==> job 8521: inputs <==
// top
module top(
		input wire [31:0] opa,
		input wire [31:0] opb,
		input wire start,
		input wire rst,
		input wire clk,
		output reg done,
		output reg [31:0] result
);
reg [2:0] current_state;
reg [2:0] next_state;
reg [31:0] regopa;
reg [31:0] regopb;
reg [5:0] length_diff_reg;
wire [5:0] length_opa;
wire [5:0] length_opb;
wire [5:0] length_diff;
wire [31:0] length_in_opa;
wire [31:0] length_in_opb;
parameter IDLE = 3'd0;
parameter INPUT = 3'd1;
parameter ADJUDICATE = 3'd2;
parameter CAMP_SWITCH = 3'd3;
parameter ALIGN = 3'd4;
parameter ABSOLUTE = 3'd5;
parameter OUTPUT = 3'd6;
parameter ZEROS = 32'd0;
parameter ZEROS_C = 7'b0; 
always @(posedge clk or negedge rst) begin : proc_current_state
	if(~rst) begin
		current_state <= IDLE;
	end else begin
		current_state <= next_state ;
	end
end
always @ * begin : proc_next_state
	case (current_state)
		IDLE:begin 
			if(start == 1) 
				next_state <= INPUT;
			else 
				next_state <= IDLE;			
		end
		INPUT:next_state <= ADJUDICATE;
		ADJUDICATE:begin 
			if(regopa == regopb || regopa == 0 || regopb == 0) begin
				next_state <= OUTPUT;
			end
			else begin 
				next_state <= CAMP_SWITCH;
			end
		end
		CAMP_SWITCH:next_state <= ALIGN;
		ALIGN:next_state <= ABSOLUTE;
		ABSOLUTE:next_state <= ADJUDICATE;
		OUTPUT:begin 
			if(start == 1) 
				next_state <= INPUT;
			else 
				next_state <= IDLE;
		end
		default : next_state <= IDLE;
	endcase
end
always @(posedge clk or negedge rst) begin : proc_regopa
	if(~rst) begin
		regopa <= ZEROS;
	end else begin
		case (next_state)
			IDLE:regopa <= ZEROS;
			INPUT:regopa <= opa;
			ADJUDICATE:regopa <= regopa;
			CAMP_SWITCH:begin 
				if(regopa < regopb) begin
					regopa <= regopb;
				end
				else begin 
					regopa <= regopa;
				end
			end
			ALIGN:regopa <= regopa;
			ABSOLUTE:begin 
				if (regopa >= regopb ) begin 
					regopa <= regopa - regopb;
				end
				else begin 
					regopa <= regopb - regopa;
				end
			end		
			default :regopa <= regopa;
		endcase		
	end
end
always @(posedge clk or negedge rst) begin : proc_regopb
	if(~rst) begin
		regopb <= ZEROS;
	end else begin
		case (next_state)
  ...
Settings: LEC_CHECK=0, ABC_AREA=1, CAP_MARGIN=20, CORE_ASPECT_RATIO=1.13, CORE_MARGIN=2, CORE_UTILIZATION=72, CTS_CLUSTER_DIAMETER=371, CTS_CLUSTER_SIZE=99, PLACE_DENSITY=0.44, SLEW_MARGIN=20, TNS_END_PERCENT=5; clock period 3.48 ns.
run.sh (not shown) runs the stock make flow with config.mk's settings and CLKGATE_MAP_FILE=.
==> job 5729 (differences from job 8521) <==
Settings changed: CAP_MARGIN 20 to 10, CELL_PAD_IN_SITES_DETAIL_PLACEMENT set to 2, CORE_ASPECT_RATIO 1.13 to 1.14, CORE_UTILIZATION 72 to 67, CTS_CLUSTER_DIAMETER 371 to unset, CTS_CLUSTER_SIZE 99 to 91, PLACE_DENSITY 0.44 to 0.47, SLEW_MARGIN 20 to 15, TNS_END_PERCENT 5 to unset.
==> flow/constraint.sdc (replaced) <==
create_clock -name core_clock -period 7.0 [get_ports {clk}]
set_input_delay 1.4000 -clock core_clock [delete_from_list [all_inputs] [get_ports {clk}]]
set_output_delay 1.4000 -clock core_clock [all_outputs]
set_load 0.01 [all_outputs]
==> comparison table <==
Final weighted congestion of routability-driven global placement: job 8521 1.21; job 5729 1.16
Post-synthesis cell type with the largest combined area: job 8521 sky130_fd_sc_hd__dfrtp_1; job 5729 sky130_fd_sc_hd__dfrtp_1
Die outline area: job 8521 20400 sq um; job 5729 21900 sq um
Starting Density: job 8521 72.7%; job 5729 67.9%
AND/OR/NAND/NOR Cells, Area Fraction: job 8521 38.6%; job 5729 38.6%
Netlist area before placement: job 8521 13900 sq um; job 5729 13900 sq um
Xor/xnor cell area share of the yosys netlist: job 8521 2.46%; job 5729 2.46%
Die Y-Extent: job 8521 152 um; job 5729 158 um
Std cell rows: job 8521 54; job 5729 56
Portion of the post-synthesis area used by sequential elements: job 8521 19.8%; job 5729 19.8%
Core Footprint: job 8521 19100 sq um; job 5729 20500 sq um
Die Wd: job 8521 135 um; job 5729 139 um
Result of the run: job 8521 aborted with a tool error; job 5729 aborted with a tool error
Failing step: job 8521 global routing; job 5729 detailed placement
Fraction of synthesized cell area taken by the top area cell type: job 8521 19.6%; job 5729 19.6%

* * *

==> run a: inputs <==
==> flow/design.v <==
module length (
	input wire [31:0] op,
	output wire [5:0] op_length
);
assign op_length = (op[31:16] == 16'd0)? 
						(
							(op[15:8] == 8'd0)?
								(
									(op[7:4] == 4'd0)?
									(
										(op[3:2] == 2'd0)?
											(
												(op[1] == 1'd0)?op[0]:6'd2
											)
											:
											(
												(op[3] == 1'd0)?6'd3:6'd4
											)
									)
									:
									(
										(op[7:6] == 2'd0)?
											(
												(op[5] == 1'd0)?6'd5:6'd6
											)
											:
											(
												(op[7] == 1'd0)?6'd7:6'd8
											)
									)
								)
								:
								(
									(op[15:12] == 4'd0)?
									(
										(op[11:10] == 2'd0)?
											(
												(op[9] == 1'd0)?6'd9:6'd10
											)
											:
											(
												(op[11] == 1'd0)?6'd11:6'd12
											)
									)
									:
									(
										(op[15:14] == 2'd0)?
											(
												(op[13] == 1'd0)?6'd13:6'd14
											)
											:
											(
												(op[15] == 1'd0)?6'd15:6'd16
											)
									)
								) 
						)
						: 
						(
								(op[31:24] == 8'd0)?
								(
									(op[23:20] == 4'd0)?
									(
										(op[19:18] == 2'd0)?
											(
												(op[17] == 1'd0)?6'd17:6'd18
											)
											:
											(
												(op[19] == 1'd0)?6'd19:6'd20
											)
									)
									:
									(
										(op[23:22] == 2'd0)?
											(
												(op[21] == 1'd0)?6'd21:6'd22
											)
											:
											(
												(op[23] == 1'd0)?6'd23:6'd24
											)
									)
								)
								:
								(
									(op[31:28] == 4'd0)?
									(
										(op[27:26] == 2'd0)?
											(
												(op[25] == 1'd0)?6'd25:6'd26
											)
											:
											(
												(op[27] == 1'd0)?6'd27:6'd28
											)
									)
									:
									(
										(op[31:30] == 2'd0)?
											(
												(op[29] == 1'd0)?6'd29:6'd30
											)
											:
											(
												(op[31] == 1'd0)?6'd31:6'd32
											)
									)
								) 
						) ;
endmodule
module top(
		input wire [31:0] opa,
		input wire [31:0] opb,
		input wire start,
		input wire rst,
		input wire clk,
		output reg done,
		output reg [31:0] result
);
reg [2:0] current_state;
reg [2:0] next_state;
reg [31:0] regopa;
reg [31:0] regopb;
reg [5:0] length_diff_reg;
wire [5:0] length_opa;
wire [5:0] length_opb;
wire [5:0] length_diff;
wire [31:0] length_in_opa;
wire [31:0] length_in_opb;
parameter IDLE = 3'd0;
parameter INPUT = 3'd1;
parameter ADJUDICATE = 3'd2;
parameter CAMP_SWITCH = 3'd3;
parameter ALIGN = 3'd4;
parameter ABSOLUTE = 3'd5;
parameter OUTPUT = 3'd6;
parameter ZEROS = 32'd0;
parameter ZEROS_C = 7'b0; 
always @(posedge clk or negedge rst) begin : proc_current_state
	if(~rst) begin
		current_state <= IDLE;
	end else begin
		current_state <= next_state ;
	end
end
always @ * begin : proc_next_state
	case (current_state)
		IDLE:begin 
			if(start == 1) 
				next_state <= INPUT;
			else 
				next_state <= IDLE;			
		end
		INPUT:next_state <= ADJUDICATE;
		ADJUDICATE:begin 
			if(regopa == regopb || regopa == 0 || regopb == 0) begin
				next_state <= OUTPUT;
			end
			else begin 
				next_state <= CAMP_SWITCH;
			end
		end
		CAMP_SWITCH:next_state <= ALIGN;
		ALIGN:next_state <= ABSOLUTE;
		ABSOLUTE:next_state <= ADJUDICATE;
		OUTPUT:begin 
			if(start == 1) 
				next_state <= INPUT;
			else 
				next_state <= IDLE;
		end
		default : next_state <= IDLE;
	endcase
end
always @(posedge clk or negedge rst) begin : proc_regopa
	if(~rst) begin
		regopa <= ZEROS;
	end else begin
		case (next_state)
			IDLE:regopa <= ZEROS;
			INPUT:regopa <= opa;
			ADJUDICATE:regopa <= regopa;
			CAMP_SWITCH:begin 
				if(regopa < regopb) begin
					regopa <= regopb;
				end
				else begin 
					regopa <= regopa;
				end
			end
			ALIGN:regopa <= regopa;
			ABSOLUTE:begin 
				if (regopa >= regopb ) begin 
					regopa <= regopa - regopb;
				end
				else begin 
					regopa <= regopb - regopa;
				end
			end		
			default :regopa <= regopa;
		endcase		
	end
end
always @(posedge clk or negedge rst) begin : proc_regopb
	if(~rst) begin
		regopb <= ZEROS;
	end else begin
		case (next_state)
			IDLE:regopb <= ZEROS;
			INPUT:regopb <= opb;
			ADJUDICATE:regopb <= regopb;
			CAMP_SWITCH:begin 
				if(regopa < regopb) begin
					regopb <= regopa <<< length_diff;
				end
				else begin 
					regopb <= regopb <<< length_diff;
				end
			end
			ALIGN:regopb <= regopb ;
			ABSOLUTE:regopb <= regopb >>> length_diff_reg;
			default:regopb <= regopb;
		endcase		
	end
end
assign length_in_opa = regopa;
assign length_in_opb = regopb;
length cal_opa_length(.op(length_in_opa), .op_length(length_opa));
length cal_opp_length(.op(length_in_opb), .op_length(length_opb));
assign length_diff = (length_opa >= length_opb)? (length_opa - length_opb):(length_opb - length_opa);
always @(posedge clk or negedge rst) begin : proc_length_diff_reg
	if(~rst) begin
		length_diff_reg <= 0;
	end else begin
		case (next_state)
			CAMP_SWITCH:begin 
				length_diff_reg <= length_diff;
			end
			default : length_diff_reg <= length_diff_reg;
		endcase
	end
end
always @(posedge clk or negedge rst) begin : proc_result
	if(~rst) begin
		result <= ZEROS;
	end else begin
		case (next_state)
			OUTPUT:begin 
				if(regopa == regopb) begin 
					result <= regopa ;
				end
				else if (regopa == 0 ) begin
					result <=  regopb ;
				end
				else begin 
					result <= regopa ;
				end
			end
			default : begin 
				result <= result;
			end
		endcase
	end
end
always @(posedge clk or negedge rst) begin : proc_done
	if(~rst) begin
		done <= 1'b0;
	end else begin
		case (next_state)
			OUTPUT: begin 
				done <= 1'b1;
			end
			default : done <= 1'b0;
		endcase
	end
end
endmodule  
==> flow/run.sh <==
#!/bin/bash
# the make line also repeats each setting of config.mk as NAME=value (left out here)
make -C /OpenROAD-flow-scripts/flow DESIGN_CONFIG=/design/flow/config.mk WORK_HOME=/design/flow/orfs CLKGATE_MAP_FILE= finish
==> flow/config.mk <==
export PLATFORM = sky130hd
export DESIGN_NAME = top
export DESIGN_NICKNAME = top
export VERILOG_FILES = /design/flow/design.v
export SDC_FILE = /design/flow/constraint.sdc
export NUM_CORES = 4
export LEC_CHECK = 0
export CAP_MARGIN = 20
export CORE_MARGIN = 2
export CORE_UTILIZATION = 42
export CTS_CLUSTER_DIAMETER = 322
export CTS_CLUSTER_SIZE = 91
export HOLD_SLACK_MARGIN = -0.08
export PLACE_DENSITY = 0.38
export SLEW_MARGIN = 20
export TNS_END_PERCENT = 10
==> flow/constraint.sdc <==
create_clock -name core_clock -period 7.0 [get_ports {clk}]
set_input_delay 1.4000 -clock core_clock [delete_from_list [all_inputs] [get_ports {clk}]]
set_output_delay 1.4000 -clock core_clock [all_outputs]
set_load 0.01 [all_outputs]
==> run b: changes against run a <==
==> flow/config.mk (replaced) <==
export PLATFORM = sky130hd
export DESIGN_NAME = top
export DESIGN_NICKNAME = top
export VERILOG_FILES = /design/flow/design.v
export SDC_FILE = /design/flow/constraint.sdc
export NUM_CORES = 4
export LEC_CHECK = 0
export CAP_MARGIN = 20
export CORE_MARGIN = 2
export CORE_UTILIZATION = 58
export SLEW_MARGIN = 20
==> flow/constraint.sdc (replaced) <==
create_clock -name core_clock -period 6.26 [get_ports {clk}]
set_input_delay 1.2520 -clock core_clock [delete_from_list [all_inputs] [get_ports {clk}]]
set_output_delay 1.2520 -clock core_clock [all_outputs]
set_load 0.01 [all_outputs]
==> reports/metrics.yaml <==
dp_slack_ns: 0.548
dieArea_um2: 33100
non_clock_buffer_count: 161
sh_seq_area_pct: 18.4
routed.top_layer: "met4"
status: "timing/DRC/antenna clean"
tightest_slew_ns: 1.11
fmax_mhz: 152
reg2reg_slack_ns: 0.43
Source of the figures above: run a

==> reports/metrics.yaml <==
status: "timing/DRC/antenna clean"
sh_seq_area_pct: 18.4
dp_slack_ns: 0.432
non_clock_buffer_count: 169
routed.top_layer: "met5"
fmax_mhz: 165
met2RoutedLength_mm: 23.4
tightest_slew_ns: 0.996
reg2reg_slack_ns: 0.19
path_delay_family: "multiplexers"
dieArea_um2: 24100
Source of the figures above: run b

